Setup of build 58:
## TopLevelPipe
module TopLevelPipe(input clk, rst,
	output [31:0] imem_addr, input [31:0] imem_rdata,
	output [31:0] dmem_addr, output [31:0] dmem_wdata, output dmem_we, input [31:0] dmem_rdata);
Settings: LEC_CHECK=0, CAP_MARGIN=0, CORE_MARGIN=2, CORE_UTILIZATION=70, CTS_CLUSTER_SIZE=25, SLEW_MARGIN=20; clock period 6.3 ns.
run.sh (not shown) runs the stock make flow with config.mk's settings and CLKGATE_MAP_FILE=.
In the summary table, build 58 is marked failed, with error GRT-0232 raised in 5_1_grt.
Input changes introduced in build 66 (baseline for comparison: build 58):
--- a/flow/config.mk
+++ b/flow/config.mk
@@ -6,7 +6,8 @@
 export NUM_CORES = 4
 export LEC_CHECK = 0
-export CAP_MARGIN = 0
+export CAP_MARGIN = 20
 export CORE_MARGIN = 2
 export CORE_UTILIZATION = 70
-export CTS_CLUSTER_SIZE = 25
-export SLEW_MARGIN = 20
+export CTS_CLUSTER_SIZE = 14
+export SETUP_SLACK_MARGIN = -0.36
+export SLEW_MARGIN = 5
==> flow/constraint.sdc <==
create_clock -name core_clock -period 5.85 [get_ports {clk}]
set_input_delay 1.1700 -clock core_clock [delete_from_list [all_inputs] [get_ports {clk}]]
set_output_delay 1.1700 -clock core_clock [all_outputs]
set_load 0.01 [all_outputs]
==> results <==
Build 66 failed in 5_1_grt with ODB-0269. Re floorplan core area: no difference whatsoever between build 58 and build 66. Going from build 58 to build 66, post-CTS setup buffer count shrinks by 13. Floorplan die width: build 66 vs build 58 identical. Between build 58 and build 66, the flow reports cell area reported after detailed placement increasing slightly. Synthesized cell count: build 66 vs build 58 identical. | CTS buffer count | build 66 vs build 58 | 1 higher |. Summary: with build 58 as the reference, estimated wirelength of the detail-placed design in build 66 moved up slightly.
#### Input delta (build 16 over build 66)
--- a/flow/config.mk
+++ b/flow/config.mk
@@ -7,7 +7,8 @@
 export LEC_CHECK = 0
 export CAP_MARGIN = 20
+export CELL_PAD_IN_SITES_GLOBAL_PLACEMENT = 2
+export CORE_ASPECT_RATIO = 1.05
 export CORE_MARGIN = 2
-export CORE_UTILIZATION = 70
-export CTS_CLUSTER_SIZE = 14
-export SETUP_SLACK_MARGIN = -0.36
-export SLEW_MARGIN = 5
+export CORE_UTILIZATION = 40
+export PLACE_DENSITY = 0.74
+export SLEW_MARGIN = 20
==> flow/constraint.sdc <==
create_clock -name core_clock -period 10.0 [get_ports {clk}]
set_input_delay 2.0000 -clock core_clock [delete_from_list [all_inputs] [get_ports {clk}]]
set_output_delay 2.0000 -clock core_clock [all_outputs]
set_load 0.01 [all_outputs]
The log for build 66 ends in 5_1_grt with error ODB-0269, so the run never completed.
Build 16 reached the final stage; the timing, DRC and antenna checks on its layout passed.
Number of buffers created by CTS, build 16 vs build 66: up by more than 10%
Compared with build 66, in build 16 number of buffers between clock root and the deepest sink has remained practically unchanged, count of standard-cell rows has increased.
Initial core utilization is lower on build 16
Build 16: die area 0.081 mm2 above build 66
Going from build 66 to build 16, the post-CTS setup repair buffer count was found to have gone down by 49.
Input changes introduced in build 57 (baseline for comparison: build 16):
--- a/flow/config.mk
+++ b/flow/config.mk
@@ -10,5 +10,7 @@
 export CORE_ASPECT_RATIO = 1.05
 export CORE_MARGIN = 2
-export CORE_UTILIZATION = 40
-export PLACE_DENSITY = 0.74
+export CORE_UTILIZATION = 58
+export CTS_CLUSTER_SIZE = 12
+export PLACE_DENSITY = 0.89
+export SETUP_SLACK_MARGIN = 0.68
 export SLEW_MARGIN = 20
==> flow/constraint.sdc <==
create_clock -name core_clock -period 9.01 [get_ports {clk}]
set_input_delay 1.8020 -clock core_clock [delete_from_list [all_inputs] [get_ports {clk}]]
set_output_delay 1.8020 -clock core_clock [all_outputs]
set_load 0.01 [all_outputs]
### Flow results
- Final area improves in build 57 relative to build 16.
- Going from build 16 to build 57, width of the die now smaller, cell count now smaller, worst setup slack now larger, achievable clock frequency now larger, final-layout worst hold slack now larger.
- Build 57 ended up with DP.ID_EX_Reg.R14.q[16] as its end of the critical path; build 16 ended up with DP.PCReg.q[20].
- Relative to build 16, the met3 usage in global routing of build 57 is higher by 4.4 points.

run A:
TopLevelPipe again, from the RTL that the note above started with.
clock: 11.4 ns
lec_check: 0
cap_margin: 20
core_margin: 2
core_utilization: 40
slew_margin: 20
## Diff of input files: run B against run A
Settings: putting GPL_ROUTABILITY_DRIVEN at 0 where nothing was set; putting TNS_END_PERCENT at 80 where nothing was set; swapping 2 for 10 in CORE_MARGIN; putting CTS_CLUSTER_DIAMETER at 146 where nothing was set; putting GPL_TIMING_DRIVEN at 0 where nothing was set; swapping 11.4 for 10.0 in the clock period (ns, I/O delays scaled along).
==> results <==
Finished, but not clean: run B, with negative setup slack.
Comparing via count for run B and run A, the smaller number came from run A.
Row worst setup slack: run B lower / run A higher
Total power of the final layout ended up 17% higher on run B than on run A.
Taking run A as the reference, in run B clock-cell share of area now sits at about the same level; pin count of the biggest net entering global routing now sits lower; layout net count now sits higher.
Here is what was changed in the inputs of run C compared with run B.
Settings: a deleted GPL_TIMING_DRIVEN that had been 0; an added SETUP_SLACK_MARGIN of 1.89; a change of CORE_MARGIN from 10 to 2; an added MAX_ROUTING_LAYER of met4; a deleted TNS_END_PERCENT that had been 80; a change of CTS_CLUSTER_DIAMETER from 146 to 229; an added MIN_ROUTING_LAYER of met1; a change of CORE_UTILIZATION from 40 to 61; a deleted GPL_ROUTABILITY_DRIVEN that had been 0; a change of the clock period (ns, I/O delays scaled along) from 10.0 to 6.43.
## What came out
Not one of run B and run C finished clean.
Run C -> stages 100% | layout checks FAIL | negative setup slack
[flow] run B | stages: complete | final checks: fail | reason: negative setup slack
Between run B and run C, the clock buffer and inverter area fraction after layout is higher for run B.
Run C: final critical-path required period is 3.41 ns lower than what run B reported.
Looking at total power after layout across run B and run C, the one that comes out higher is run C.
Delta(global-route wire length before repair, run C - run B) > 0
Compared with run B, run C shows tally of non-filler cells in the final layout that has gone down by a little under 10%.
DP.ID_EX_Reg.R5.q[6] as the worst setup path endpoint was reported by run B, and DP.ID_EX_Reg.R5.q[4] by run C.
Uppermost layer routed: met5 -> run B, met4 -> run C
Number of buffers inserted by post-CTS setup repair was higher in run C than in run B.
[compare] base=run B new=run C: estimated wirelength of the detail-placed design went down 16%; detailed-route wire length per cell went up 7.7%.
Input changes introduced in run D (baseline for comparison: run C):
Settings: CTS_CLUSTER_DIAMETER: 229 -> unset; CORE_UTILIZATION: 61 -> 58; SETUP_SLACK_MARGIN: 1.89 -> unset; MIN_ROUTING_LAYER: met1 -> unset; MAX_ROUTING_LAYER: met4 -> unset; the clock period (ns, I/O delays scaled along): 6.43 -> 5.17.
### Flow results
- The layout from run C, despite a flow that completed every stage, fails the layout checks, with the failing checks listed as negative setup slack.
- In run D the implementation ran to completion but is not tape-out ready, as the final checks report negative setup slack.
- STATUS time the final worst path needs with I/O delays and setup: run D loses against run C
- Against run C, first-iteration DRC count in run D came out better.
- Final core utilization for run D is lower than for run C.
- Summary of run D over run C: fraction of power spent switching nets lower, met3 wirelength from detailed routing saw a decrease.
- Compared with run C, run D shows a higher post-layout instance count excluding filler cells.
- Run D — power 24% higher, run C as reference
- Run D vs run C, largest incremental delay on the critical path went up by 0.11 ns.
Power is estimated from default activity; no workload was simulated.
